File: flow/design.v
module MUX2(
	input [15:0] Ain,  
	input [15:0] Bin,
	input Select,  
	output [15:0] Output  
	);
	assign Output = (Select == 1'b0)? Ain : Bin;
endmodule
module MUX3(
	input [15:0] Ain,  
	input [15:0] Bin,
	input [15:0] Cin,
	input [1:0] Select,  
	output reg [15:0] Output
	);
	always @(*)
	begin
		case (Select)
		2'b00: Output = Ain;
		2'b01: Output = Bin;
		2'b10: Output = Cin;
		2'b11: Output = 16'd0;  
		endcase
	end
endmodule
module MUX4(
	input [15:0] Ain,  
	input [15:0] Bin,
	input [15:0] Cin,
	input [15:0] Din,
	input [1:0] Select,  
	output reg [15:0] Output
	);
	always @(*)
	begin
		case (Select)
		2'b00: Output = Ain;
		2'b01: Output = Bin;
		2'b10: Output = Cin;
		2'b11: Output = Din;
		endcase
	end
endmodule
module ALU(
	input [15:0] Ain,  
	input [15:0] Bin,  
	input [3:0] MODE,  
	output reg [15:0] ALUout,  
	output FLAGzero  
	);
	always @(*)  
	begin
		case (MODE)  
			4'b0000: ALUout = 16'd0;		 
			4'b0001: ALUout = Ain + Bin;	 
			4'b0010: ALUout = Ain - Bin;	 
			4'b0011: ALUout = Ain & Bin;	 
			4'b0100: ALUout = Ain | Bin;	 
			4'b0101: ALUout = Ain ^ Bin;	 
			4'b0110: ALUout = ~Ain;			 
			4'b0111: ALUout = Ain * Bin;	 
			4'b1000: ALUout = (Bin == 16'd0) ? 16'hFFFF : Ain / Bin;	 
			4'b1001: ALUout = (Bin == 16'd0) ? Ain : Ain % Bin;	 
			4'b1010: ALUout = Ain<<Bin;	 
			4'b1011: ALUout = Ain>>Bin;	 
			4'b1100: ALUout = Ain;			 
			4'b1101: ALUout = Bin;			 
			4'b1110: begin if (Ain != Bin) ALUout = 16'd1;	 
							else ALUout = 16'd0;
							end
			4'b1111: begin if (Ain < Bin) ALUout = 16'd1;		 
							else ALUout = 16'd0;
							end
		endcase
	end
	assign FLAGzero = (ALUout == 16'd0) ? 1'b1: 1'b0;	 
endmodule
module CTRLUNIT(
	input [15:0] Instruction,  
	input ZFlag,  
	output reg JFlag,  
	output reg RamWriteEN,  
	output reg [9:0] RamAddr,
	output reg [3:0] ALUCtrl,  
	output reg RegWriteEN,
	output reg [4:0] RegWriteAddr,
	output reg [4:0] RegAddrA,  
	output reg [4:0] RegAddrB,
	output reg [9:0] Immediate,  
	output reg [1:0] MuxA,  
	output reg [1:0] MuxB,
	output reg [1:0] MuxC
	);
	wire [5:0] Opcode;
	wire [9:0] Address;
	wire [4:0] AddressA, AddressB;
	assign Opcode = Instruction[15:10];  
	assign Address = Instruction[9:0];  
	assign AddressA = Address[9:5];  
	assign AddressB = Address[4:0];  
	always @(*)
	begin
		case (Opcode)
		6'b000000: begin  
					RamWriteEN 		= 1'b0;
					RegWriteEN 		= 1'b0;
					MuxA 				= 1'b00;
					MuxB 				= 2'b00;
					MuxC				= 2'b00;
					RamAddr 			= 10'b0000000000;
					RegWriteAddr 	= 5'b00000;
					RegAddrA 		= 5'b00000;
					RegAddrB 		= 5'b00000;
					JFlag				= 1'b0;
					ALUCtrl			= 4'b0000;
					Immediate		= 10'b0000000000;
					end
		6'b000001: begin  
					RamWriteEN 		= 1'b0;
					RegWriteEN 		= 1'b1;
					MuxA 				= 1'b00;
					MuxB 				= 2'b01;
					MuxC				= 2'b01;
					RamAddr 			= Address;
					RegWriteAddr 	= 5'b00001;
					RegAddrA 		= 5'b00000;
					RegAddrB 		= 5'b00000;
					JFlag				= 1'b0;
					ALUCtrl			= 4'b1101;
					Immediate		= 10'b0000000000;
					end
		6'b000010: begin  
					RamWriteEN 		= 1'b1;
					RegWriteEN 		= 1'b0;
					MuxA 				= 1'b00;
					MuxB 				= 2'b00;
					MuxC				= 2'b01;
					RamAddr 			= Address;
					RegWriteAddr 	= 5'b00000;
					RegAddrA 		= 5'b00000;
					RegAddrB 		= 5'b00001;
					JFlag				= 1'b0;
					ALUCtrl			= 4'b0000;
					Immediate		= 10'b0000000000;
					end
		6'b000011: begin  
					RamWriteEN 		= 1'b0;
					RegWriteEN 		= 1'b1;
					MuxA 				= 1'b00;
					MuxB 				= 2'b00;
					MuxC				= 2'b00;
					RamAddr 			= 10'b0000000000;
					RegWriteAddr 	= AddressB;
					RegAddrA 		= AddressA;
					RegAddrB 		= 5'b00000;
					JFlag				= 1'b0;
					ALUCtrl			= 4'b1100;
					Immediate		= 10'b0000000000;
					end
		6'b000100: begin  
					RamWriteEN 		= 1'b0;
					RegWriteEN 		= 1'b0;
					MuxA 				= 1'b00;
					MuxB 				= 2'b10;  
					MuxC				= 2'b00;
					RamAddr 			= 10'b0000000000;
					RegWriteAddr 	= 5'b00000;
					RegAddrA 		= 5'b00001;  
					RegAddrB 		= 5'b00000;
					JFlag				= ~ZFlag;  
					ALUCtrl			= 4'b1100;  
					Immediate		= Address;  
					end
		6'b000101: begin  
					RamWriteEN 		= 1'b0;
					RegWriteEN 		= 1'b0;
					MuxA 				= 1'b00;
					MuxB 				= 2'b10;
					MuxC				= 2'b00;
					RamAddr 			= 10'b0000000000;
					RegWriteAddr 	= 5'b00000;
					RegAddrA 		= 5'b00001;
					RegAddrB 		= 5'b00000;
					JFlag				= ZFlag;
					ALUCtrl			= 4'b1100;
					Immediate		= Address;
					end
		6'b000110: begin  
					RamWriteEN 		= 1'b0;
					RegWriteEN 		= 1'b0;
					MuxA 				= 1'b00;
					MuxB 				= 2'b10;
					MuxC				= 2'b00;
					RamAddr 			= 10'b0000000000;
					RegWriteAddr 	= 5'b00000;
					RegAddrA 		= 5'b00000;
					RegAddrB 		= 5'b00000;
					JFlag				= 1'b1;
					ALUCtrl			= 4'b0000;
					Immediate		= Address;
					end
		6'b000111: begin  
					RamWriteEN 		= 1'b0;
					RegWriteEN 		= 1'b1;	 
					MuxA 				= 1'b01;	 
					MuxB 				= 2'b10;  
					MuxC				= 2'b00;
					RamAddr 			= 10'b0000000000;
					RegWriteAddr 	= AddressA;
					RegAddrA 		= 5'b00000;
					RegAddrB 		= 5'b00000;
					JFlag				= 1'b0;  
					ALUCtrl			= 4'b1100;	 
					Immediate		= 10'b0000000000;
					end
		6'b001000: begin  
					RamWriteEN 		= 1'b0;
					RegWriteEN 		= 1'b0;
					MuxA 				= 1'b00;
					MuxB 				= 2'b00;  
					MuxC				= 2'b00;
					RamAddr 			= 10'b0000000000;
					RegWriteAddr 	= 5'b00000;
					RegAddrA 		= 5'b00000;
					RegAddrB 		= AddressA;  
					JFlag				= 1'b1;  
					ALUCtrl			= 4'b0000;
					Immediate		= 10'b0000000000;
					end
		6'b001001: begin  
					RamWriteEN 		= 1'b0;
					RegWriteEN 		= 1'b1;  
					MuxA 				= 1'b00;
					MuxB 				= 2'b00;
					MuxC				= 2'b00;
					RamAddr 			= 10'b0000000000;
					RegWriteAddr 	= 5'b00001;  
					RegAddrA 		= AddressA;  
					RegAddrB 		= AddressB;  
					JFlag				= 1'b0;
					ALUCtrl			= 4'b1111;  
					Immediate		= 10'b0000000000;
					end
		6'b001010: begin  
					RamWriteEN 		= 1'b0;
					RegWriteEN 		= 1'b1;  
					MuxA 				= 1'b00;
					MuxB 				= 2'b10;  
					MuxC				= 2'b00;
					RamAddr 			= 10'b0000000000;
					RegWriteAddr 	= 5'b00001;  
					RegAddrA 		= AddressA;  
					RegAddrB 		= 5'b00000;
					JFlag				= 1'b0;
					ALUCtrl			= 4'b1111;  
					Immediate		= {5'b00000, AddressB};
					end
		6'b001011: begin  
					RamWriteEN 		= 1'b0;
					RegWriteEN 		= 1'b1;  
					MuxA 				= 1'b00;
					MuxB 				= 2'b00;
					MuxC				= 2'b00;
					RamAddr 			= 10'b0000000000;
					RegWriteAddr 	= 5'b00001;  
					RegAddrA 		= AddressA;  
					RegAddrB 		= AddressB;  
					JFlag				= 1'b0;
					ALUCtrl			= 4'b1110;  
					Immediate		= 10'b0000000000;
					end
		6'b001100: begin  
					RamWriteEN 		= 1'b0;
					RegWriteEN 		= 1'b1;  
					MuxA 				= 1'b00;
					MuxB 				= 2'b10;  
					MuxC				= 2'b00;
					RamAddr 			= 10'b0000000000;
					RegWriteAddr 	= 5'b00001;  
					RegAddrA 		= AddressA;  
					RegAddrB 		= 5'b00000;
					JFlag				= 1'b0;
					ALUCtrl			= 4'b1110;  
					Immediate		= {5'b00000, AddressB};
					end
		6'b001101: begin  
					RamWriteEN 		= 1'b0;
					RegWriteEN 		= 1'b1;  
					MuxA 				= 1'b00;
					MuxB 				= 2'b10;  
					MuxC				= 2'b00;
					RamAddr 			= 10'b0000000000;
					RegWriteAddr 	= 5'b00001;  
					RegAddrA 		= 5'b00000;
					RegAddrB 		= 5'b00000;
					JFlag				= 1'b0;
					ALUCtrl			= 4'b1101;
					Immediate		= Address;  
					end
		6'b001110: begin  
					RamWriteEN 		= 1'b0;
					RegWriteEN 		= 1'b1;
					MuxA 				= 1'b00;
					MuxB 				= 2'b00;
					MuxC				= 2'b00;
					RamAddr 			= 10'b0000000000;
					RegWriteAddr 	= 5'b00001;
					RegAddrA 		= AddressA;
					RegAddrB 		= AddressB;
					JFlag				= 1'b0;
					ALUCtrl			= 4'b1010;  
					Immediate		= 10'b0000000000;
					end
		6'b001111: begin  
					RamWriteEN 		= 1'b0;
					RegWriteEN 		= 1'b1;
					MuxA 				= 1'b00;
					MuxB 				= 2'b00;
					MuxC				= 2'b00;
					RamAddr 			= 10'b0000000000;
					RegWriteAddr 	= 5'b00001;
					RegAddrA 		= AddressA;
					RegAddrB 		= AddressB;
					JFlag				= 1'b0;
					ALUCtrl			= 4'b1011;  
					Immediate		= 10'b0000000000;
					end
		6'b010000: begin  
					RamWriteEN 		= 1'b0;
					RegWriteEN 		= 1'b1;
					MuxA 				= 1'b00;
					MuxB 				= 2'b00;
					MuxC				= 2'b00;
					RamAddr 			= 10'b0000000000;
					RegWriteAddr 	= 5'b00001;
					RegAddrA 		= AddressA;
					RegAddrB 		= AddressB;
					JFlag				= 1'b0;
					ALUCtrl			= 4'b0001;
					Immediate		= 10'b0000000000;
					end
		6'b010001: begin  
					RamWriteEN 		= 1'b0;
					RegWriteEN 		= 1'b1;
					MuxA 				= 1'b00;
					MuxB 				= 2'b00;
					MuxC				= 2'b00;
					RamAddr 			= 10'b0000000000;
					RegWriteAddr 	= 5'b00001;
					RegAddrA 		= AddressA;
					RegAddrB 		= AddressB;
					JFlag				= 1'b0;
					ALUCtrl			= 4'b0010;
					Immediate		= 10'b0000000000;
					end
		6'b010010: begin  
					RamWriteEN 		= 1'b0;
					RegWriteEN 		= 1'b1;
					MuxA 				= 1'b00;
					MuxB 				= 2'b00;
					MuxC				= 2'b00;
					RamAddr 			= 10'b0000000000;
					RegWriteAddr 	= 5'b00001;
					RegAddrA 		= AddressA;
					RegAddrB 		= AddressB;
					JFlag				= 1'b0;
					ALUCtrl			= 4'b0111;
					Immediate		= 10'b0000000000;
					end
		6'b010011: begin  
					RamWriteEN 		= 1'b0;
					RegWriteEN 		= 1'b1;
					MuxA 				= 1'b00;
					MuxB 				= 2'b00;
					MuxC				= 2'b00;
					RamAddr 			= 10'b0000000000;
					RegWriteAddr 	= 5'b00001;
					RegAddrA 		= AddressA;
					RegAddrB 		= AddressB;
					JFlag				= 1'b0;
					ALUCtrl			= 4'b1000;
					Immediate		= 10'b0000000000;
					end
		6'b010100: begin  
					RamWriteEN 		= 1'b0;
					RegWriteEN 		= 1'b1;
					MuxA 				= 1'b00;
					MuxB 				= 2'b00;
					MuxC				= 2'b00;
					RamAddr 			= 10'b0000000000;
					RegWriteAddr 	= 5'b00001;
					RegAddrA 		= AddressA;
					RegAddrB 		= AddressB;
					JFlag				= 1'b0;
					ALUCtrl			= 4'b1001;
					Immediate		= 10'b0000000000;
					end
		6'b010101: begin  
					RamWriteEN 		= 1'b0;
					RegWriteEN 		= 1'b1;
					MuxA 				= 1'b00;
					MuxB 				= 2'b10;
					MuxC				= 2'b00;
					RamAddr 			= 10'b0000000000;
					RegWriteAddr 	= 5'b00001;
					RegAddrA 		= AddressA;
					RegAddrB 		= 5'b00000;
					JFlag				= 1'b0;
					ALUCtrl			= 4'b0001;
					Immediate		= {5'b00000, AddressB};
					end
		6'b010110: begin  
					RamWriteEN 		= 1'b0;
					RegWriteEN 		= 1'b1;
					MuxA 				= 1'b00;
					MuxB 				= 2'b10;
					MuxC				= 2'b00;
					RamAddr 			= 10'b0000000000;
					RegWriteAddr 	= 5'b00001;
					RegAddrA 		= AddressA;
					RegAddrB 		= 5'b00000;
					JFlag				= 1'b0;
					ALUCtrl			= 4'b0010;
					Immediate		= {5'b00000, AddressB};
					end
		6'b010111: begin  
					RamWriteEN 		= 1'b0;
					RegWriteEN 		= 1'b1;
					MuxA 				= 1'b00;
					MuxB 				= 2'b10;
					MuxC				= 2'b00;
					RamAddr 			= 10'b0000000000;
					RegWriteAddr 	= 5'b00001;
					RegAddrA 		= AddressA;
					RegAddrB 		= 5'b00000;
					JFlag				= 1'b0;
					ALUCtrl			= 4'b0111;
					Immediate		= {5'b00000, AddressB};
					end
		6'b011000: begin  
					RamWriteEN 		= 1'b0;
					RegWriteEN 		= 1'b1;
					MuxA 				= 1'b00;
					MuxB 				= 2'b10;
					MuxC				= 2'b00;
					RamAddr 			= 10'b0000000000;
					RegWriteAddr 	= 5'b00001;
					RegAddrA 		= AddressA;
					RegAddrB 		= 5'b00000;
					JFlag				= 1'b0;
					ALUCtrl			= 4'b1000;
					Immediate		= {5'b00000, AddressB};
					end
		6'b011001: begin  
					RamWriteEN 		= 1'b0;
					RegWriteEN 		= 1'b1;
					MuxA 				= 1'b00;
					MuxB 				= 2'b10;
					MuxC				= 2'b00;
					RamAddr 			= 10'b0000000000;
					RegWriteAddr 	= 5'b00001;
					RegAddrA 		= AddressA;
					RegAddrB 		= 5'b00000;
					JFlag				= 1'b0;
					ALUCtrl			= 4'b1001;
					Immediate		= {5'b00000, AddressB};
					end
		6'b011010: begin  
					RamWriteEN 		= 1'b0;
					RegWriteEN 		= 1'b1;
					MuxA 				= 1'b00;
					MuxB 				= 2'b00;
					MuxC				= 2'b00;
					RamAddr 			= 10'b0000000000;
					RegWriteAddr 	= AddressB;
					RegAddrA 		= AddressA;
					RegAddrB 		= 5'b00000;
					JFlag				= 1'b0;
					ALUCtrl			= 4'b0110;
					Immediate		= 10'b0000000000;
					end
		6'b011011: begin  
					RamWriteEN 		= 1'b0;
					RegWriteEN 		= 1'b1;
					MuxA 				= 1'b00;
					MuxB 				= 2'b00;
					MuxC				= 2'b00;
					RamAddr 			= 10'b0000000000;
					RegWriteAddr 	= 5'b00001;
					RegAddrA 		= AddressA;
					RegAddrB 		= AddressB;
					JFlag				= 1'b0;
					ALUCtrl			= 4'b0101;
					Immediate		= 10'b0000000000;
					end
		6'b011100: begin  
					RamWriteEN 		= 1'b0;
					RegWriteEN 		= 1'b1;
					MuxA 				= 1'b00;
					MuxB 				= 2'b00;
					MuxC				= 2'b00;
					RamAddr 			= 10'b0000000000;
					RegWriteAddr 	= 5'b00001;
					RegAddrA 		= AddressA;
					RegAddrB 		= AddressB;
					JFlag				= 1'b0;
					ALUCtrl			= 4'b0100;
					Immediate		= 10'b0000000000;
					end
		6'b011101: begin  
					RamWriteEN 		= 1'b0;
					RegWriteEN 		= 1'b1;
					MuxA 				= 1'b00;
					MuxB 				= 2'b00;
					MuxC				= 2'b00;
					RamAddr 			= 10'b0000000000;
					RegWriteAddr 	= 5'b00001;
					RegAddrA 		= AddressA;
					RegAddrB 		= AddressB;
					JFlag				= 1'b0;
					ALUCtrl			= 4'b0011;
					Immediate		= 10'b0000000000;
					end
		6'b011110: begin  
					RamWriteEN 		= 1'b0;
					RegWriteEN 		= 1'b1;
					MuxA 				= 1'b00;
					MuxB 				= 2'b01;  
					MuxC				= 2'b10;  
					RamAddr 			= 10'b0000000000;
					RegWriteAddr 	= AddressB;
					RegAddrA 		= AddressA;  
					RegAddrB 		= 5'b00000;
					JFlag				= 1'b0;
					ALUCtrl			= 4'b1101;  
					Immediate		= 10'b0000000000;
					end
		6'b011111: begin  
					RamWriteEN 		= 1'b1;  
					RegWriteEN 		= 1'b0;
					MuxA 				= 1'b00;  
					MuxB 				= 2'b00;
					MuxC				= 2'b10;  
					RamAddr 			= 10'b0000000000;
					RegWriteAddr 	= 5'b00000;
					RegAddrA 		= AddressB;  
					RegAddrB 		= AddressA;  
					JFlag				= 1'b0;
					ALUCtrl			= 4'b0000;
					Immediate		= 10'b0000000000;
					end
		6'b100000: begin  
					RamWriteEN 		= 1'b0;  
					RegWriteEN 		= 1'b1;
					MuxA 				= 2'b10;  
					MuxB 				= 2'b00;
					MuxC				= 2'b10;  
					RamAddr 			= 10'b0000000000;
					RegWriteAddr 	= AddressA;
					RegAddrA 		= 5'b00000;  
					RegAddrB 		= 5'b00000;  
					JFlag				= 1'b0;
					ALUCtrl			= 4'b1100;
					Immediate		= 10'b0000000000;
					end
		6'b100001: begin  
					RamWriteEN 		= 1'b0;
					RegWriteEN 		= 1'b1;
					MuxA 				= 1'b00;
					MuxB 				= 2'b10;
					MuxC				= 2'b00;
					RamAddr 			= 10'b0000000000;
					RegWriteAddr 	= 5'b00001;
					RegAddrA 		= AddressA;
					RegAddrB 		= 5'b00000;
					JFlag				= 1'b0;
					ALUCtrl			= 4'b1010;  
					Immediate		= AddressB;
				end
		6'b100010: begin  
					RamWriteEN 		= 1'b0;
					RegWriteEN 		= 1'b1;
					MuxA 				= 1'b00;
					MuxB 				= 2'b10;
					MuxC				= 2'b00;
					RamAddr 			= 10'b0000000000;
					RegWriteAddr 	= 5'b00001;
					RegAddrA 		= AddressA;
					RegAddrB 		= 5'b00000;
					JFlag				= 1'b0;
					ALUCtrl			= 4'b1011;  
					Immediate		= AddressB;
				end
		default: begin  
					RamWriteEN 		= 1'b0;
					RegWriteEN 		= 1'b0;
					MuxA 				= 1'b00;
					MuxB 				= 2'b00;
					MuxC				= 2'b00;
					RamAddr 			= 10'b0000000000;
					RegWriteAddr 	= 5'b00000;
					RegAddrA 		= 5'b00000;
					RegAddrB 		= 5'b00000;
					JFlag				= 1'b0;
					ALUCtrl			= 4'b0000;
					Immediate		= 10'b0000000000;
					end
		endcase
	end
endmodule
module REGFILE(
	input clk,  
	input En,  
	input Reset,  
	input Write,  
	input [4:0] Waddr,  
	input [15:0] Wdata,  
	input [4:0] Aaddr,  
	output [15:0] Adata,  
	input [4:0] Baddr,
	output [15:0] Bdata
	);
	integer i;
	reg [15:0] register[31:0];
	always @(posedge clk)
	begin
		if (Reset == 1'b1) begin
			for(i = 0; i < 32; i = i + 1) begin  
				register[i] <= 16'd0;
			end
		end
		else if (En == 1'b1 && Write == 1'b1) begin
			register[Waddr] <= Wdata;  
		end
	end
	assign Adata = (Aaddr == 0)? 16'd0 : register[Aaddr];
	assign Bdata = (Baddr == 0)? 16'd0 : register[Baddr];
endmodule
module PCOUNTER(
	input clk,  
	input En,  
	input [9:0] Jaddr,  
	input Jflag,  
	output reg [9:0] Caddr,  
	input Clear  
	);
	always @(posedge clk)
	begin
		if (Clear == 1'b1) begin  
			Caddr <= 10'd0;
		end
		else if (En == 1'b1) begin
			if(Jflag == 1'b1) begin  
				Caddr <= Jaddr;
			end
			else begin
				Caddr <= Caddr + 1'b1;  
			end
		end
	end
endmodule
module microcounter(
	input clk,  
	input Clear,  
	output reg [1:0] count  
	);
	always @(posedge clk)
	begin
		if (Clear == 1'b1) begin
			count <= 2'b00;
		end
		else if (count == 2'b11) begin
			count <= 2'b00;
		end
		else begin
			count <= count + 1'b1;
		end
	end
endmodule
module mips16_core(
	input clk,
	input rst,  
	output [9:0] imem_addr,
	input [15:0] imem_rdata,
	output [9:0] dmem_addr,
	output dmem_we,
	output [15:0] dmem_wdata,
	input [15:0] dmem_rdata,
	input [15:0] in_data,
	output rf_we,
	output [4:0] rf_waddr,
	output [15:0] rf_wdata
	);
	wire ramWriteEN, regWriteEN, ZFlag, JFlag;
	wire [1:0] selA, selB, selC;
	wire [15:0] muxAout, muxBout, muxCout;
	wire [9:0] Caddr, ramAddress;
	wire [15:0] Instruction;
	wire [15:0] regAdata, regBdata;
	wire [3:0] ALUop;
	wire [15:0] ALUout;
	wire [9:0] Immediate;
	wire [15:0] ramBdata;
	wire [4:0] regAread, regBread, regwrite;
	wire [1:0] microcount;
	microcounter micro(.clk(clk), .Clear(rst), .count(microcount));
	wire ramclk = (microcount == 2'b00);  
	wire regclk = (microcount == 2'b01);  
	wire instrclk = (microcount == 2'b10);  
	PCOUNTER programcounter(
		.clk(clk),
		.En(instrclk),
		.Jaddr(muxBout[9:0]),  
		.Jflag(JFlag),
		.Caddr(Caddr),
		.Clear(rst)
		);
	assign imem_addr = Caddr;
	assign Instruction = imem_rdata;
	CTRLUNIT controlunit(
		.Instruction(Instruction),  
		.ZFlag(ZFlag),  
		.JFlag(JFlag),
		.RamWriteEN(ramWriteEN),
		.RamAddr(ramAddress),
		.ALUCtrl(ALUop),
		.RegWriteEN(regWriteEN),
		.RegWriteAddr(regwrite),
		.RegAddrA(regAread),
		.RegAddrB(regBread),
		.Immediate(Immediate),
		.MuxA(selA),
		.MuxB(selB),
		.MuxC(selC)
		);
	MUX3 muxA(
		.Ain(regAdata),
		.Bin({6'd0, Caddr}),
		.Cin(in_data),
		.Select(selA),
		.Output(muxAout)
		);
	MUX3 muxB(
		.Ain(regBdata),
		.Bin(ramBdata),
		.Cin({6'd0, Immediate}),
		.Select(selB),
		.Output(muxBout)
		);
	MUX3 muxC(
		.Ain({6'd0, Caddr}),
		.Bin({6'd0, ramAddress}),
		.Cin(muxAout),
		.Select(selC),
		.Output(muxCout)
		);
	ALU arithmaticlogic(
		.Ain(muxAout),  
		.Bin(muxBout),  
		.MODE(ALUop),  
		.ALUout(ALUout),
		.FLAGzero(ZFlag)
		);
	REGFILE registers(
		.clk(clk),
		.En(regclk),
		.Reset(rst),
		.Write(regWriteEN),
		.Waddr(regwrite),
		.Wdata(ALUout),
		.Aaddr(regAread),
		.Adata(regAdata),  
		.Baddr(regBread),
		.Bdata(regBdata)  
		);
	assign dmem_addr = muxCout[9:0];
	assign dmem_we = ramclk & ramWriteEN;
	assign dmem_wdata = regBdata;
	assign ramBdata = dmem_rdata;
	reg rf_we_q;
	reg [4:0] rf_waddr_q;
	reg [15:0] rf_wdata_q;
	always @(posedge clk)
	begin
		if (rst == 1'b1) begin
			rf_we_q <= 1'b0;
		end
		else begin
			rf_we_q <= regclk & regWriteEN;
		end
		if (regclk == 1'b1) begin
			rf_waddr_q <= regwrite;
			rf_wdata_q <= ALUout;
		end
	end
	assign rf_we = rf_we_q;
	assign rf_waddr = rf_waddr_q;
	assign rf_wdata = rf_wdata_q;
endmodule
File: flow/run.sh
#!/bin/bash
# the make line also repeats each setting of config.mk as NAME=value (left out here)
make -C /OpenROAD-flow-scripts/flow DESIGN_CONFIG=/design/flow/config.mk WORK_HOME=/design/flow/orfs CLKGATE_MAP_FILE= finish
File: flow/config.mk
export PLATFORM = sky130hd
export DESIGN_NAME = mips16_core
export DESIGN_NICKNAME = mips16_core
export VERILOG_FILES = /design/flow/design.v
export SDC_FILE = /design/flow/constraint.sdc
export NUM_CORES = 4
export LEC_CHECK = 0
export CAP_MARGIN = 20
export CORE_MARGIN = 2
export CORE_UTILIZATION = 40
export SETUP_SLACK_MARGIN = 5.0
export SLEW_MARGIN = 20
File: flow/constraint.sdc
create_clock -name core_clock -period 43.5 [get_ports {clk}]
set_input_delay 8.7000 -clock core_clock [delete_from_list [all_inputs] [get_ports {clk}]]
set_output_delay 8.7000 -clock core_clock [all_outputs]
set_load 0.01 [all_outputs]
==> results of run 1 <==
## area by class of cell
type,count,area (sq um),area share [%]
diodes,10,25.0,0.0418
repair buffers,1018,8530,14.3
clock inverters,29,254,0.425
clock buffers,75,1520,2.55
flip-flops and latches,546,16300,27.2
well taps,1536,1920,3.21
inverters,250,943,1.58
multi-input cells,4337,30400,50.8
## per-stage QoR
step	setup slack (ns)	hold slack [ns]	setup TNS, ns
after floorplan	1.41	0.457	0
after global placement	0.0309	0.477	0
after detailed placement	-0.918	0.497	-12.03
after CTS	1.89	0.511	0
after global routing	-0.200	0.534	-1.40
final	1.38	0.513	0
## metal layers
metal | track usage (%) | up-vias | share of wire, %
met3 | 16.9 | 909 | 16
met1 | 56.7 | 25600 | 39
met2 | 58.2 | 4342 | 39
met4 | 21.5 | 18 | 6.2
met5 | 0.0400 | - | 0.067
li1 | - | 21600 | -
## what timing repair did
| item | CTS | global route |
|---|---|---|
| buffers inserted | 149 | 57 |
| gates cloned | 4 | 3 |
| endpoints found under the setup margin | 538 | 538 |
| gates resized | 166 | 218 |
| pin swaps | 127 | 163 |
==> flow_summary_export.csv, run 1 <==
group,metric,value,unit
setup_path,cpLargestDelayFamily,"AND-OR/OR-AND gates",
route,drtAntennaViolNets,0,
logic_synthesis,yosys_area,47200,sq um
logic_synthesis,fp_nets,5919,
cts,cts.sinks,546,
global_route,grt_pass1_wl,367000,um
setup_path,worstReg2RegEnd,"programcounter.Caddr[3]",
finish,design_area,59800,sq um
floorplan,fp.coreArea,118000,sq um
logic_synthesis,syn-instance-count,5544,
sta,max_freq,23.7,MHz
setup_path,critPathMaxStageDelay,0.66,ns
logic_synthesis,ys.flops,546,
global_route,antenna_found_initial,23,
logic_synthesis,postSynthSeqShare,34.4,%
logic_synthesis,mux_area_share,5.57,%
logic_synthesis,simple_gate_share,21.8,%
route,wl,267000,um
global_route,overflow,0,
floorplan,chip_area,121000,sq um
setup_path,r2r_slack,10.50,ns
setup_path,crit_path_frequent_cell,"o21a_1",
floorplan,rows,126,
logic_synthesis,compound_area_share,20.2,%
sta,clock_skew,0.0383,ns
run,warnings,69,
logic_synthesis,ys_top_cells_by_count,"838 x nor2_1, 701 x nand2_1, 533 x edfxtp_1",
cts,clkLatencyLatePin,0.69,ns
cts,clk_pin_slew,0.07,ns
logic_synthesis,syn_area_per_cell,8.52,sq um
place,io_buffers,108,
setup_path,cpMaxStageDelayCell,"or4_4",
outcome,outcome,"no timing/DRC/antenna violations",
logic_synthesis,xor_share,2.10,%
worst_hold_path,holdPathEnd,"micro.count[0]",
logic_synthesis,synth_cell_types,109,
logic_synthesis,logic_family,"simple AND/OR/NAND/NOR gates",
worst_hold_path,min_path_type,"register to register",
global_route,grt_use_total,42.3,%
logic_synthesis,yosys-top-cells-area,"edfxtp_1 34%, nor2_1 6.7%, ha_1 6.4%, nand2_1 5.6%, mux2i_1 4.8%",
floorplan,fp.dieW,348,um
cts,cts_made_buffers,56,
floorplan,fp_util,40.2,%
cts,h-tree-depth,2,
cts,root_buffer,"clkbuf_16",
cts,clock_path_buffers,3,
place,place_hpwl,190000,um
floorplan,die_h,348,um
floorplan,io_pins,109,
sta,rsz0062_at_grt,"true",
route,route.detailed.drc,0,
cts,cts_tree,"done",
setup_path,worstPathArrival,42.72,ns
sta,final.min_clock_period,42.12,ns
global_route,grt_max_degree,46,
finish,postLayoutCoreUtil,50.9,%
place,routabilityCongestion,1.06,
logic_synthesis,ff_type,"edfxtp_1",
setup_path,ff2ff_path_depth,184,
sta,max_slew_margin,6.36,%
logic_synthesis,enable_flop_cells,533,
setup_path,worst-endpoint-required,44.10,ns
route,dr.pass1.iters,9,
sta,hold_viol,0,
setup_path,startpoint,"imem_rdata[11]",
sta,fin_crit_sh,96.8,%
finish,fillers,11100,
logic_synthesis,synth_area,47200,sq um
worst_hold_path,hold_start,"micro.count[0]",
global_route,grt_pass1_vias,48600,
finish,area_growth,26.6,%
route,drt_iter0_drc,9178,
logic_synthesis,async_flop_share,0,%
setup_path,path_buffers,21,
route,wire_per_inst,34.3,um
route,vias_per_cell,6.72,
run,maxCapViolations,0,
sta,slew_violations,0,
setup_path,critical_path_depth,189,
setup_path,startpoint_type,"input pin",
sta,finalSetupViolCount,0,
logic_synthesis,ys_sh_adder,9.93,%
sta,worstMarginPinSlew,1.40,ns
logic_synthesis,yosysMostFrequentCell,"nor2_1",
logic_synthesis,yosys.area.top_type_share,33.9,%
finish,layout.nets,6584,
finish,final_cells,7801,
setup_path,criticalPathCategory,"input pin to register",
place,dp.cells,7472,
setup_path,cp-endpoint,"programcounter.Caddr[3]",
logic_synthesis,yosys_cells,5544,
route,vias,52400,
cts,cts_hold_buf,0,
logic_synthesis,yosysWarnings,7,
setup_path,endpoint_kind,"register",
setup_path,r2r_start,"registers.register[25][1]",
worst_hold_path,whs_path_depth,1,
logic_synthesis,top_area_cell,"edfxtp_1",
setup_path,worstPathMaxFanout,37,
place,dpl_cell_area,54600,sq um
==> inputs of run 2 (changes only) <==
Settings changed: ABC_AREA from default to 0, CELL_PAD_IN_SITES_DETAIL_PLACEMENT from default to 2, CORE_ASPECT_RATIO from default to 0.64, CORE_MARGIN 2 to 9, CORE_UTILIZATION 40 to 17, GPL_ROUTABILITY_DRIVEN from default to 0, SETUP_SLACK_MARGIN 5.0 to 3.35.
Clock period 43.5 ns to 27.5 ns, I/O delays scaled along.
==> run 2 against run 1 <==
  * The flow now stops in 5_1_grt
  * Synthesized cell count unchanged
  * Synthesized area unchanged
  * Die size increased by 150%
==> flow_summary_export.csv, run 2 <==
group,metric,value,unit
logic_synthesis,postSynthSeqShare,34.4,%
logic_synthesis,ys.flops,546,
logic_synthesis,yosys.area.top_type_share,33.9,%
outcome,error,"[ERROR GRT-0116] Global routing finished with congestion. Check the congestion regions in the DRC Viewer.",
cts,root_buffer,"clkbuf_16",
outcome,stop_stage,"5_1_grt",
logic_synthesis,mux_area_share,5.57,%
logic_synthesis,yosys_area,47200,sq um
logic_synthesis,synth_area,47200,sq um
logic_synthesis,yosys-top-cells-area,"edfxtp_1 34%, nor2_1 6.7%, ha_1 6.4%, nand2_1 5.6%, mux2i_1 4.8%",
logic_synthesis,ys_top_cells_by_count,"838 x nor2_1, 701 x nand2_1, 533 x edfxtp_1",
cts,cts.sinks,546,
logic_synthesis,async_flop_share,0,%
outcome,outcome,"aborted with a tool error",
logic_synthesis,simple_gate_share,21.8,%
logic_synthesis,syn-instance-count,5544,
cts,h-tree-depth,2,
logic_synthesis,xor_share,2.10,%
logic_synthesis,yosysWarnings,7,
floorplan,chip_area,298000,sq um
floorplan,die_h,440,um
global_route,overflow,1246,
logic_synthesis,yosys_cells,5544,
logic_synthesis,ff_type,"edfxtp_1",
floorplan,rows,154,
place,io_buffers,108,
logic_synthesis,ys_sh_adder,9.93,%
logic_synthesis,top_area_cell,"edfxtp_1",
floorplan,fp_util,17.1,%
logic_synthesis,compound_area_share,20.2,%
floorplan,fp.dieW,677,um
logic_synthesis,syn_area_per_cell,8.52,sq um
logic_synthesis,logic_family,"simple AND/OR/NAND/NOR gates",
logic_synthesis,yosysMostFrequentCell,"nor2_1",
logic_synthesis,fp_nets,5919,
global_route,grt_use_total,52.2,%
floorplan,io_pins,109,
logic_synthesis,enable_flop_cells,533,
cts,cts_made_buffers,57,
cts,clock_path_buffers,3,
floorplan,fp.coreArea,276000,sq um
place,place_ws,-18.26,ns
logic_synthesis,synth_cell_types,109,
place,place_hpwl,337000,um
-- run 2: metrics by stage --
| step | instance area [sq um] | hold WS (ns) | TNS [ns] | std cells |
|---|---|---|---|---|
| global placement | 62900 | 0.487 | -6565.54 | 10300 |
| floorplan | 48000 | 0.457 | -5598.66 | 5544 |
| CTS | 69200 | 0.505 | -6745.44 | 10600 |
| detailed placement | 62900 | 0.497 | -9204.50 | 10300 |
-- run 2: metal layers --
layer	overflow	track usage, %
met4	345	43.0
met2	453	58.6
met3	222	48.9
met1	193	54.1
met5	33	33.8
-- run 2: timing repair --
item / 4_1_cts
buffers inserted: 206
pin swaps: 232
gates resized: 536
hold buffers: 0
setup endpoints to repair: 538
cloned: 15
==> inputs of run 3 (changes only) <==
Settings changed: ABC_AREA 0 to 1, CELL_PAD_IN_SITES_DETAIL_PLACEMENT 2 to default, CORE_ASPECT_RATIO 0.64 to default, CORE_MARGIN 9 to 2, CORE_UTILIZATION 17 to 72, CTS_CLUSTER_DIAMETER from default to 397, CTS_CLUSTER_SIZE from default to 10, GPL_ROUTABILITY_DRIVEN 0 to default, HOLD_SLACK_MARGIN from default to 0.29, PLACE_DENSITY_LB_ADDON from default to 0.11, SETUP_SLACK_MARGIN 3.35 to 2.57, TNS_END_PERCENT from default to 95.
Clock period 27.5 ns to 20.2 ns, I/O delays scaled along.
==> run 3 against run 2 <==
  * The flow again stops in 5_1_grt
  * Synthesized area shrank 1.6%
  * Synthesized cell count grew 16%
  * Die size shrank 78%
==> flow_summary_export.csv, run 3 <==
group,metric,value,unit
logic_synthesis,postSynthSeqShare,35.0,%
cts,cts.sinks,546,
cts,root_buffer,"clkbuf_16",
floorplan,io_pins,109,
outcome,outcome,"aborted with a tool error",
logic_synthesis,yosys_cells,6428,
logic_synthesis,fp_nets,6803,
logic_synthesis,xor_share,2.30,%
logic_synthesis,yosys_area,46500,sq um
outcome,stop_stage,"5_1_grt",
logic_synthesis,syn_area_per_cell,7.23,sq um
cts,h-tree-depth,2,
cts,cts_hold_buf,0,
cts,cts_made_buffers,60,
logic_synthesis,ys.flops,546,
logic_synthesis,yosysWarnings,7,
floorplan,fp.dieW,258,um
place,io_buffers,108,
logic_synthesis,yosysMostFrequentCell,"nand2_1",
logic_synthesis,top_area_cell,"edfxtp_1",
floorplan,chip_area,66600,sq um
outcome,error,"[ERROR GRT-0116] Global routing finished with congestion. Check the congestion regions in the DRC Viewer.",
logic_synthesis,mux_area_share,0,%
logic_synthesis,simple_gate_share,34.3,%
logic_synthesis,ys_sh_adder,10.1,%
logic_synthesis,yosys-top-cells-area,"edfxtp_1 34%, nand2_1 15%, nand3_1 10%, ha_1 6.5%, nor2_1 6.0%",
place,place_hpwl,145000,um
place,routabilityCongestion,1.28,
floorplan,fp.coreArea,64100,sq um
cts,clock_path_buffers,3,
logic_synthesis,ys_top_cells_by_count,"1838 x nand2_1, 946 x nand3_1, 746 x nor2_1",
floorplan,die_h,258,um
logic_synthesis,yosys.area.top_type_share,34.4,%
logic_synthesis,logic_family,"simple AND/OR/NAND/NOR gates",
floorplan,rows,93,
logic_synthesis,syn-instance-count,6428,
logic_synthesis,compound_area_share,9.15,%
global_route,grt_use_total,78.5,%
logic_synthesis,enable_flop_cells,533,
floorplan,fp_util,72.5,%
logic_synthesis,ff_type,"edfxtp_1",
global_route,overflow,184,
logic_synthesis,async_flop_share,0,%
logic_synthesis,synth_area,46500,sq um
logic_synthesis,synth_cell_types,70,
==> run 3: per-stage QoR <==
stage	area, sq um	std cells	hold slack [ns]	setup WS, ns
floorplan	47200	6428	0.457	-12.89
global placement	54900	7925	0.474	-14.00
detailed placement	54900	7925	0.501	-15.42
CTS	58400	8150	0.516	-13.35
==> run 3: what timing repair did <==
| item | 4_1_cts |
|---|---|
| cloned | 7 |
| pin swaps | 129 |
| endpoints found under the setup margin | 538 |
| gates resized | 162 |
| buffers inserted | 144 |
==> run 3: routing by layer <==
| layer | GRT overflow | global-route usage, % |
|---|---|---|
| met1 | 5 | 78.6 |
| met4 | 70 | 76.6 |
| met3 | 2 | 65.8 |
| met2 | 105 | 93.3 |
| met5 | 2 | 35.3 |
==> inputs of run 4 (changes only) <==
Settings changed: CTS_CLUSTER_DIAMETER 397 to 398, CTS_CLUSTER_SIZE 10 to 73, HOLD_SLACK_MARGIN 0.29 to default, MAX_ROUTING_LAYER from default to met4, PLACE_DENSITY_LB_ADDON 0.11 to default, SETUP_SLACK_MARGIN 2.57 to default, TNS_END_PERCENT 95 to default.
Clock period 20.2 ns to 36.5 ns, I/O delays scaled along.
==> run 4 against run 3 <==
  * Synthesized area unchanged
  * Synthesized cell count unchanged
  * Die size unchanged
  * The flow again stops in 5_1_grt
==> flow_summary_export.csv, run 4 <==
group,metric,value,unit
logic_synthesis,top_area_cell,"edfxtp_1",
cts,cts_hold_buf,0,
global_route,grt_use_total,81.6,%
floorplan,chip_area,66600,sq um
global_route,overflow,30,
logic_synthesis,ys_top_cells_by_count,"1838 x nand2_1, 946 x nand3_1, 746 x nor2_1",
logic_synthesis,synth_area,46500,sq um
place,io_buffers,108,
logic_synthesis,mux_area_share,0,%
logic_synthesis,postSynthSeqShare,35.0,%
place,place_hpwl,138000,um
logic_synthesis,yosysMostFrequentCell,"nand2_1",
logic_synthesis,yosys.area.top_type_share,34.4,%
logic_synthesis,syn-instance-count,6428,
floorplan,die_h,258,um
logic_synthesis,yosysWarnings,7,
logic_synthesis,xor_share,2.30,%
logic_synthesis,ff_type,"edfxtp_1",
logic_synthesis,simple_gate_share,34.3,%
logic_synthesis,enable_flop_cells,533,
floorplan,io_pins,109,
logic_synthesis,yosys_area,46500,sq um
cts,cts.sinks,546,
cts,cts_made_buffers,11,
logic_synthesis,async_flop_share,0,%
logic_synthesis,yosys-top-cells-area,"edfxtp_1 34%, nand2_1 15%, nand3_1 10%, ha_1 6.5%, nor2_1 6.0%",
place,routabilityCongestion,1.32,
logic_synthesis,fp_nets,6803,
floorplan,fp_util,72.5,%
outcome,stop_stage,"5_1_grt",
cts,root_buffer,"clkbuf_16",
floorplan,fp.dieW,258,um
logic_synthesis,logic_family,"simple AND/OR/NAND/NOR gates",
logic_synthesis,compound_area_share,9.15,%
floorplan,fp.coreArea,64100,sq um
logic_synthesis,synth_cell_types,70,
logic_synthesis,yosys_cells,6428,
cts,h-tree-depth,1,
outcome,outcome,"aborted with a tool error",
logic_synthesis,syn_area_per_cell,7.23,sq um
outcome,error,"[ERROR GRT-0232] Routing congestion too high. Check the congestion heatmap in the GUI.",
logic_synthesis,ys.flops,546,
place,place_ws,-2.21,ns
logic_synthesis,ys_sh_adder,10.1,%
floorplan,rows,93,
cts,clock_path_buffers,3,
[run 4: metal layers]
layer	GRT usage [%]	overflow
met2	93.5	13
met4	75.9	16
met5	-	-
met3	70.2	0
met1	81.1	1
[run 4: per-stage QoR]
step / area, sq um / cells / util (%) / hold slack [ns]
after floorplan: 46900 / 6428 / - / 0.457
after global placement: 53800 / 7813 / 84.0 / 0.471
after detailed placement: 53800 / 7813 / 84.0 / 0.511
after CTS: 55200 / 7878 / 86.1 / 0.533
[run 4: repair_timing]
action	in CTS
setup buffers	37
resized	92
pin swaps	58
gates cloned	14
endpoints found under the setup margin	538
==> inputs of run 5 (changes only) <==
Settings changed: CORE_UTILIZATION 72 to 58, CTS_CLUSTER_DIAMETER 398 to default, CTS_CLUSTER_SIZE 73 to 90, HOLD_SLACK_MARGIN from default to 0.27, MAX_ROUTING_LAYER met4 to default, PLACE_DENSITY_LB_ADDON from default to 0.1, SETUP_SLACK_MARGIN from default to 5.0.
Clock period 36.5 ns to 24.7 ns, I/O delays scaled along.
==> run 5 against run 4 <==
  * The flow again stops in 5_1_grt
  * Synthesized area unchanged
  * Die size rose by 24%
  * Synthesized cell count is the same
==> flow_summary_export.csv, run 5 <==
group,metric,value,unit
place,io_buffers,108,
cts,cts.sinks,546,
logic_synthesis,fp_nets,6803,
floorplan,fp.coreArea,79100,sq um
floorplan,rows,103,
cts,root_buffer,"clkbuf_16",
outcome,outcome,"aborted with a tool error",
logic_synthesis,syn_area_per_cell,7.23,sq um
logic_synthesis,mux_area_share,0,%
cts,cts_hold_buf,0,
logic_synthesis,yosys_cells,6428,
outcome,stop_stage,"5_1_grt",
logic_synthesis,syn-instance-count,6428,
logic_synthesis,xor_share,2.30,%
logic_synthesis,logic_family,"simple AND/OR/NAND/NOR gates",
outcome,error,"[ERROR GRT-0232] Routing congestion too high. Check the congestion heatmap in the GUI.",
logic_synthesis,postSynthSeqShare,35.0,%
floorplan,fp.dieW,287,um
place,place_hpwl,157000,um
place,routabilityCongestion,1.11,
logic_synthesis,synth_cell_types,70,
logic_synthesis,ff_type,"edfxtp_1",
logic_synthesis,yosys-top-cells-area,"edfxtp_1 34%, nand2_1 15%, nand3_1 10%, ha_1 6.5%, nor2_1 6.0%",
logic_synthesis,compound_area_share,9.15,%
cts,cts_made_buffers,59,
logic_synthesis,ys.flops,546,
global_route,overflow,19,
cts,clock_path_buffers,3,
logic_synthesis,yosys_area,46500,sq um
cts,h-tree-depth,2,
floorplan,io_pins,109,
logic_synthesis,async_flop_share,0,%
logic_synthesis,top_area_cell,"edfxtp_1",
logic_synthesis,simple_gate_share,34.3,%
logic_synthesis,ys_sh_adder,10.1,%
logic_synthesis,yosysMostFrequentCell,"nand2_1",
floorplan,chip_area,82400,sq um
logic_synthesis,synth_area,46500,sq um
logic_synthesis,ys_top_cells_by_count,"1838 x nand2_1, 946 x nand3_1, 746 x nor2_1",
floorplan,die_h,287,um
logic_synthesis,enable_flop_cells,533,
logic_synthesis,yosys.area.top_type_share,34.4,%
global_route,grt_use_total,70.7,%
logic_synthesis,yosysWarnings,7,
floorplan,fp_util,58.7,%
run 5: through the flow:
step | instances | setup slack, ns | cell area (sq um) | hold slack, ns | setup TNS [ns]
floorplan | 6428 | -9.29 | 47200 | 0.457 | -4416.45
global placement | 8188 | -10.90 | 55600 | 0.477 | -5348.95
detailed placement | 8188 | -12.12 | 55600 | 0.489 | -5965.11
CTS | 8598 | -9.10 | 61400 | 0.499 | -4408.36
run 5: repair_timing:
item | in CTS
setup buffers | 294
resized | 344
cloned | 11
endpoints found under the setup margin | 538
pin swaps | 171
run 5: layer usage:
layer	GRT overflow	GRT usage, %
met1	5	74.2
met2	11	86.6
met3	2	54.7
met4	1	62.0
met5	0	31.5
==> inputs of run 6 (changes only) <==
Settings changed: ABC_AREA 1 to 0, CELL_PAD_IN_SITES_DETAIL_PLACEMENT from default to 2, CELL_PAD_IN_SITES_GLOBAL_PLACEMENT from default to 3, CORE_UTILIZATION 58 to 63, CTS_CLUSTER_DIAMETER from default to 283, CTS_CLUSTER_SIZE 90 to 38, HOLD_SLACK_MARGIN 0.27 to default, MAX_ROUTING_LAYER from default to met4, PLACE_DENSITY_LB_ADDON 0.1 to 0.06, SETUP_SLACK_MARGIN 5.0 to default, SLEW_MARGIN 20 to 30, TNS_END_PERCENT from default to 45.
Clock period 24.7 ns to 60.0 ns, I/O delays scaled along.
==> run 6 against run 5 <==
  * Synthesized area up 1.7%
  * Synthesized cell count is 14% lower
  * The flow stops in 3_1_place_gp_skip_io
  * Die size shrank 6.3%
==> flow_summary_export.csv, run 6 <==
group,metric,value,unit
outcome,outcome,"aborted with a tool error",
outcome,stop_stage,"3_1_place_gp_skip_io",
outcome,error,"[ERROR FLW-0024] Place density exceeds 1.0 (current PLACE_DENSITY_LB_ADDON =  0.06). Please check if the value of  PLACE_DENSITY_LB_ADDON is between 0 and 0.99.",
logic_synthesis,yosys.area.top_type_share,33.9,%
logic_synthesis,ff_type,"edfxtp_1",
logic_synthesis,logic_family,"simple AND/OR/NAND/NOR gates",
logic_synthesis,ys.flops,546,
logic_synthesis,xor_share,2.10,%
floorplan,rows,100,
logic_synthesis,fp_nets,5919,
floorplan,chip_area,77200,sq um
floorplan,fp_util,63.6,%
floorplan,fp.coreArea,74300,sq um
logic_synthesis,postSynthSeqShare,34.4,%
logic_synthesis,simple_gate_share,21.8,%
logic_synthesis,compound_area_share,20.2,%
logic_synthesis,yosys_area,47200,sq um
logic_synthesis,ys_sh_adder,9.93,%
logic_synthesis,yosys-top-cells-area,"edfxtp_1 34%, nor2_1 6.7%, ha_1 6.4%, nand2_1 5.6%, mux2i_1 4.8%",
logic_synthesis,yosysMostFrequentCell,"nor2_1",
logic_synthesis,yosysWarnings,7,
logic_synthesis,synth_area,47200,sq um
floorplan,fp.dieW,278,um
floorplan,die_h,278,um
logic_synthesis,enable_flop_cells,533,
logic_synthesis,syn_area_per_cell,8.52,sq um
logic_synthesis,top_area_cell,"edfxtp_1",
logic_synthesis,yosys_cells,5544,
logic_synthesis,async_flop_share,0,%
logic_synthesis,ys_top_cells_by_count,"838 x nor2_1, 701 x nand2_1, 533 x edfxtp_1",
logic_synthesis,mux_area_share,5.57,%
logic_synthesis,syn-instance-count,5544,
logic_synthesis,synth_cell_types,109,
==> inputs of run 7 (changes only) <==
Settings changed: ABC_AREA 0 to default, CELL_PAD_IN_SITES_DETAIL_PLACEMENT 2 to default, CELL_PAD_IN_SITES_GLOBAL_PLACEMENT 3 to default, CORE_UTILIZATION 63 to 51, CTS_CLUSTER_DIAMETER 283 to default, CTS_CLUSTER_SIZE 38 to 100, MAX_ROUTING_LAYER met4 to default, PLACE_DENSITY_LB_ADDON 0.06 to default, SLEW_MARGIN 30 to 20, TNS_END_PERCENT 45 to default.
Clock period 60.0 ns to 40.2 ns, I/O delays scaled along.
==> run 7 against run 6 <==
  * The layout now fails its checks (max-slew violations, negative setup slack)
  * Synthesized cell count unchanged
  * Synthesized area stayed put
  * Die size increased by 23%
==> flow_summary_export.csv, run 7 <==
group,metric,value,unit
place,routabilityCongestion,1.14,
global_route,grt_pass1_vias,51200,
setup_path,worstPathArrival,42.61,ns
cts,root_buffer,"clkbuf_16",
sta,clock_skew,0.0524,ns
finish,layout.nets,6926,
logic_synthesis,fp_nets,5919,
global_route,grt_pass1_wl,368000,um
route,vias_per_cell,6.98,
cts,clock_path_buffers,3,
place,dpl_cell_area,57300,sq um
logic_synthesis,ff_type,"edfxtp_1",
worst_hold_path,whs_path_depth,1,
finish,final-seq-area,16300,sq um
logic_synthesis,xor_share,2.10,%
logic_synthesis,simple_gate_share,21.8,%
place,io_buffers,108,
setup_path,startpoint,"imem_rdata[10]",
floorplan,chip_area,95100,sq um
setup_path,path_buffers,61,
setup_path,r2r_start,"registers.register[24][12]",
sta,max_freq,23.8,MHz
finish,design_area,62200,sq um
setup_path,cp-endpoint,"programcounter.Caddr[3]",
sta,worstMarginPinSlew,1.50,ns
logic_synthesis,yosys_cells,5544,
route,drt_iter0_drc,9743,
route,wire_per_inst,33.9,um
sta,slew_violations,4,
global_route,grt_use_total,54.1,%
cts,cts.sinks,546,
logic_synthesis,synth_area,47200,sq um
logic_synthesis,syn_area_per_cell,8.52,sq um
logic_synthesis,ys_sh_adder,9.93,%
finish,combGateArea,30100,sq um
sta,rsz0062_at_grt,"true",
logic_synthesis,async_flop_share,0,%
run,warnings,69,
logic_synthesis,ys.flops,546,
setup_path,cpMaxStageDelayCell,"o21ai_0",
logic_synthesis,mux_area_share,5.57,%
logic_synthesis,syn-instance-count,5544,
setup_path,cpLargestDelayFamily,"AND-OR/OR-AND gates",
global_route,overflow,0,
outcome,outcome,"complete, but fails checks",
route,route.detailed.drc,0,
place,place_hpwl,193000,um
worst_hold_path,holdPathEnd,"micro.count[0]",
logic_synthesis,yosys.area.top_type_share,33.9,%
setup_path,worst-endpoint-required,40.80,ns
sta,finalSetupViolCount,538,
sta,setup_ws,-1.81,ns
setup_path,startpoint_type,"input pin",
logic_synthesis,postSynthSeqShare,34.4,%
setup_path,critical_path_depth,201,
worst_hold_path,min_path_type,"register to register",
worst_hold_path,hold_start,"micro.count[0]",
place,dp.cells,7559,
floorplan,rows,111,
logic_synthesis,compound_area_share,20.2,%
logic_synthesis,yosys-top-cells-area,"edfxtp_1 34%, nor2_1 6.7%, ha_1 6.4%, nand2_1 5.6%, mux2i_1 4.8%",
sta,fin_crit_sh,104,%
route,dr.pass1.iters,8,
finish,final_cells,7861,
finish,postLayoutCoreUtil,67.8,%
setup_path,endpoint_kind,"register",
setup_path,worstReg2RegEnd,"programcounter.Caddr[3]",
setup_path,ff2ff_path_depth,193,
route,drtAntennaViolNets,0,
cts,h-tree-depth,2,
run,maxCapViolations,0,
cts,clkLatencyLatePin,0.68,ns
global_route,antenna_found_initial,22,
sta,final.min_clock_period,42.01,ns
cts,clk_pin_slew,0.06,ns
cts,cts_tree,"done",
logic_synthesis,logic_family,"simple AND/OR/NAND/NOR gates",
logic_synthesis,synth_cell_types,109,
setup_path,worstPathMaxFanout,12,
setup_path,crit_path_frequent_cell,"buf_4",
cts,cts_hold_buf,0,
global_route,grt_max_degree,46,
finish,area_growth,31.7,%
setup_path,criticalPathCategory,"input pin to register",
logic_synthesis,top_area_cell,"edfxtp_1",
floorplan,die_h,308,um
setup_path,r2r_slack,6.59,ns
floorplan,fp.dieW,308,um
logic_synthesis,enable_flop_cells,533,
sta,max_slew_margin,-0.147,%
floorplan,io_pins,109,
logic_synthesis,yosysWarnings,7,
logic_synthesis,yosys_area,47200,sq um
floorplan,fp_util,51.5,%
logic_synthesis,yosysMostFrequentCell,"nor2_1",
route,vias,54900,
cts,cts_made_buffers,59,
logic_synthesis,ys_top_cells_by_count,"838 x nor2_1, 701 x nand2_1, 533 x edfxtp_1",
finish,fillers,7418,
outcome,violations,"max-slew violations, negative setup slack",
setup_path,critPathMaxStageDelay,0.63,ns
route,wl,267000,um
place,place_ws,-3.61,ns
sta,hold_viol,0,
floorplan,fp.coreArea,91800,sq um
## run 7: layout make-up
class | count | area share [%]
multi-input combinational | 4337 | 48.4
antenna | 17 | 0.0684
sequential | 546 | 26.1
timing repair buffer | 1357 | 18.2
tap | 1243 | 2.50
clock inverter | 39 | 0.656
inverter | 250 | 1.52
clock buffer | 72 | 2.50
## run 7: timing repair
item                       CTS  global route
gates cloned                 1             9
setup endpoints to repair  538           538
gates resized              105           249
buffers inserted            98            67
hold endpoints to repair     0             0
pin swaps                  108           170
## run 7: through the flow
step                setup TNS [ns]  hold WS [ns]
floorplan                  -135.22         0.457
global placement           -908.09         0.470
detailed placement        -1349.77         0.480
CTS                        -108.16         0.486
global route              -1258.71         0.504
finish                     -566.70         0.481
## run 7: layer usage
layer	GRT usage [%]	routed length, um
met1	65.1	89900
met2	73.6	102000
met3	24.8	45900
met4	44.1	28000
met5	0.775	314
==> inputs of run 8 (changes only) <==
Settings changed: ABC_AREA from default to 1, CORE_UTILIZATION 51 to 72, CTS_CLUSTER_SIZE 100 to 10, PLACE_DENSITY from default to 0.4, TNS_END_PERCENT from default to 5.
Clock period 40.2 ns to 19.0 ns, I/O delays scaled along.
==> run 8 against run 7 <==
  * The flow now stops in 5_1_grt
  * Synthesized area is 1.6% lower
  * Synthesized cell count is 16% higher
  * Die size is 30% lower
==> flow_summary_export.csv, run 8 <==
group,metric,value,unit
outcome,outcome,"aborted with a tool error",
outcome,stop_stage,"5_1_grt",
outcome,error,"[ERROR GRT-0116] Global routing finished with congestion. Check the congestion regions in the DRC Viewer.",
place,io_buffers,108,
floorplan,fp.coreArea,64100,sq um
logic_synthesis,yosysWarnings,7,
logic_synthesis,synth_area,46500,sq um
logic_synthesis,syn-instance-count,6428,
logic_synthesis,compound_area_share,9.15,%
place,place_ws,-16.81,ns
global_route,grt_use_total,80.5,%
logic_synthesis,enable_flop_cells,533,
cts,h-tree-depth,3,
logic_synthesis,simple_gate_share,34.3,%
logic_synthesis,syn_area_per_cell,7.23,sq um
logic_synthesis,yosysMostFrequentCell,"nand2_1",
floorplan,die_h,258,um
logic_synthesis,ys_top_cells_by_count,"1838 x nand2_1, 946 x nand3_1, 746 x nor2_1",
cts,cts.sinks,546,
global_route,overflow,303,
floorplan,fp_util,72.5,%
logic_synthesis,logic_family,"simple AND/OR/NAND/NOR gates",
logic_synthesis,mux_area_share,0,%
cts,cts_made_buffers,67,
logic_synthesis,fp_nets,6803,
logic_synthesis,postSynthSeqShare,35.0,%
place,routabilityCongestion,1.30,
cts,root_buffer,"clkbuf_16",
logic_synthesis,yosys_area,46500,sq um
cts,clock_path_buffers,3,
logic_synthesis,ys.flops,546,
logic_synthesis,synth_cell_types,70,
place,place_hpwl,143000,um
logic_synthesis,ff_type,"edfxtp_1",
floorplan,rows,93,
logic_synthesis,xor_share,2.30,%
logic_synthesis,yosys.area.top_type_share,34.4,%
floorplan,chip_area,66600,sq um
floorplan,fp.dieW,258,um
logic_synthesis,yosys-top-cells-area,"edfxtp_1 34%, nand2_1 15%, nand3_1 10%, ha_1 6.5%, nor2_1 6.0%",
logic_synthesis,yosys_cells,6428,
logic_synthesis,ys_sh_adder,10.1,%
logic_synthesis,async_flop_share,0,%
logic_synthesis,top_area_cell,"edfxtp_1",
floorplan,io_pins,109,
==> run 8: per-layer routing <==
layer  GRT overflow  track usage [%]
met1             12             81.3
met2            154             95.6
met3             15             67.6
met4            119             76.8
met5              3             38.2
==> run 8: through the flow <==
stage / std cells / instance area [sq um] / util [%] / setup TNS, ns
after CTS: 8207 / 59300 / 92.5 / -7155.60
after detailed placement: 7940 / 54900 / 85.6 / -8482.53
after global placement: 7940 / 54900 / 85.6 / -7600.70
after floorplan: 6428 / 47100 / - / -6890.58
==> run 8: timing repair <==
action                     in CTS
setup buffers                 157
pin swaps                     177
hold buffers                    0
setup endpoints to repair     538
hold endpoints to repair        0
resized                       230
gates cloned                   17
==> inputs of run 9 (changes only) <==
Settings changed: CORE_UTILIZATION 72 to 40, CTS_CLUSTER_SIZE 10 to default, PLACE_DENSITY 0.4 to default, TNS_END_PERCENT 5 to 10.
Clock period 19.0 ns to 32.7 ns, I/O delays scaled along.
==> run 9 against run 8 <==
  * Now fails the layout checks on negative setup slack
  * Die size rose by 79%
  * Synthesized cell count is the same
  * Synthesized area did not move
==> flow_summary_export.csv, run 9 <==
group,metric,value,unit
setup_path,cpLargestDelayFamily,"simple AND/OR/NAND/NOR gates",
cts,clkLatencyLatePin,0.70,ns
cts,root_buffer,"clkbuf_16",
outcome,outcome,"complete, but fails checks",
run,warnings,69,
logic_synthesis,fp_nets,6803,
finish,final_cells,8961,
setup_path,startpoint,"imem_rdata[14]",
global_route,grt_use_total,37.6,%
setup_path,critical_path_depth,247,
setup_path,r2r_start,"registers.register[8][7]",
finish,layout.nets,7758,
sta,finalSetupViolCount,538,
global_route,antenna_found_initial,11,
worst_hold_path,min_path_type,"register to register",
setup_path,worstPathMaxFanout,8,
setup_path,criticalPathCategory,"input pin to register",
logic_synthesis,compound_area_share,9.15,%
sta,clock_skew,0.0542,ns
logic_synthesis,yosys-top-cells-area,"edfxtp_1 34%, nand2_1 15%, nand3_1 10%, ha_1 6.5%, nor2_1 6.0%",
route,drtAntennaViolNets,0,
logic_synthesis,xor_share,2.30,%
logic_synthesis,async_flop_share,0,%
floorplan,rows,125,
logic_synthesis,synth_area,46500,sq um
route,wire_per_inst,25.9,um
logic_synthesis,mux_area_share,0,%
finish,area_growth,34.7,%
sta,rsz0062_at_grt,"true",
sta,max_slew_margin,18.8,%
worst_hold_path,whs_path_depth,1,
place,routabilityCongestion,1.05,
logic_synthesis,synth_cell_types,70,
setup_path,startpoint_type,"input pin",
cts,cts.sinks,546,
setup_path,path_buffers,48,
global_route,grt_max_degree,46,
setup_path,worstPathArrival,37.21,ns
setup_path,ff2ff_path_depth,234,
logic_synthesis,postSynthSeqShare,35.0,%
logic_synthesis,yosysWarnings,7,
route,wl,232000,um
setup_path,critPathMaxStageDelay,0.39,ns
route,vias_per_cell,5.82,
route,drt_iter0_drc,6740,
logic_synthesis,yosys.area.top_type_share,34.4,%
global_route,overflow,0,
logic_synthesis,syn-instance-count,6428,
floorplan,chip_area,119000,sq um
sta,worstMarginPinSlew,1.22,ns
logic_synthesis,ys_sh_adder,10.1,%
sta,max_freq,27.3,MHz
logic_synthesis,yosys_cells,6428,
worst_hold_path,hold_start,"micro.count[0]",
route,route.detailed.drc,0,
setup_path,worstReg2RegEnd,"programcounter.Caddr[2]",
worst_hold_path,holdPathEnd,"micro.count[0]",
route,vias,52200,
sta,fin_crit_sh,112,%
outcome,violations,"negative setup slack",
logic_synthesis,ys_top_cells_by_count,"1838 x nand2_1, 946 x nand3_1, 746 x nor2_1",
cts,cts_made_buffers,66,
logic_synthesis,simple_gate_share,34.3,%
cts,h-tree-depth,3,
floorplan,fp.coreArea,116000,sq um
run,maxCapViolations,0,
setup_path,r2r_slack,2.97,ns
global_route,grt_pass1_vias,48000,
logic_synthesis,ff_type,"edfxtp_1",
cts,clock_path_buffers,3,
global_route,grt_pass1_wl,327000,um
floorplan,fp.dieW,345,um
logic_synthesis,yosysMostFrequentCell,"nand2_1",
cts,clk_pin_slew,0.06,ns
floorplan,io_pins,109,
place,place_hpwl,164000,um
logic_synthesis,logic_family,"simple AND/OR/NAND/NOR gates",
floorplan,fp_util,40.2,%
logic_synthesis,enable_flop_cells,533,
cts,cts_hold_buf,0,
sta,hold_viol,0,
logic_synthesis,ys.flops,546,
place,io_buffers,108,
sta,setup_ws,-3.93,ns
logic_synthesis,syn_area_per_cell,7.23,sq um
setup_path,endpoint_kind,"register",
sta,final.min_clock_period,36.63,ns
setup_path,cp-endpoint,"programcounter.Caddr[2]",
route,dr.pass1.iters,8,
logic_synthesis,yosys_area,46500,sq um
place,dp.cells,8610,
logic_synthesis,top_area_cell,"edfxtp_1",
setup_path,cpMaxStageDelayCell,"a221o_1",
finish,postLayoutCoreUtil,54.1,%
setup_path,worst-endpoint-required,33.28,ns
sta,slew_violations,0,
setup_path,crit_path_frequent_cell,"nand2_2",
cts,cts_tree,"done",
floorplan,die_h,345,um
-- run 9: layer usage --
metal | GRT usage (%) | wire, um
met1 | 52.5 | 93300
met2 | 53.7 | 94700
met3 | 9.52 | 29700
met4 | 18.9 | 14200
met5 | 0 | 106
-- run 9: final cells by class --
class	instances	area, sq um
Antenna cell	3	7.51
Clock buffer	75	1700
Clock inverter	44	384
Fill cell	10900	53200
Inverter	654	2530
Multi-Input combinational cell	4861	28500
Sequential cell	546	16300
Tap cell	1524	1910
Timing Repair Buffer	1254	11300
-- run 9: stage by stage --
stage / instance area, sq um / hold slack (ns) / worst slack (ns) / setup TNS (ns)
3_5_place_dp: 55900 / 0.502 / -5.80 / -2556.97
6_report: 62600 / 0.498 / -3.93 / -1602.46
2_1_floorplan: 47100 / 0.457 / -2.89 / -991.03
5_1_grt: 62600 / 0.514 / -5.90 / -2594.72
4_1_cts: 60000 / 0.510 / -3.40 / -1378.65
3_3_place_gp: 55900 / 0.477 / -5.17 / -2216.85
-- run 9: repair_timing --
| action | in CTS | in global routing |
|---|---|---|
| pin swaps | 107 | 250 |
| gates resized | 197 | 436 |
| setup buffers | 127 | 101 |
| setup endpoints to repair | 538 | 538 |
| cloned | 11 | 8 |
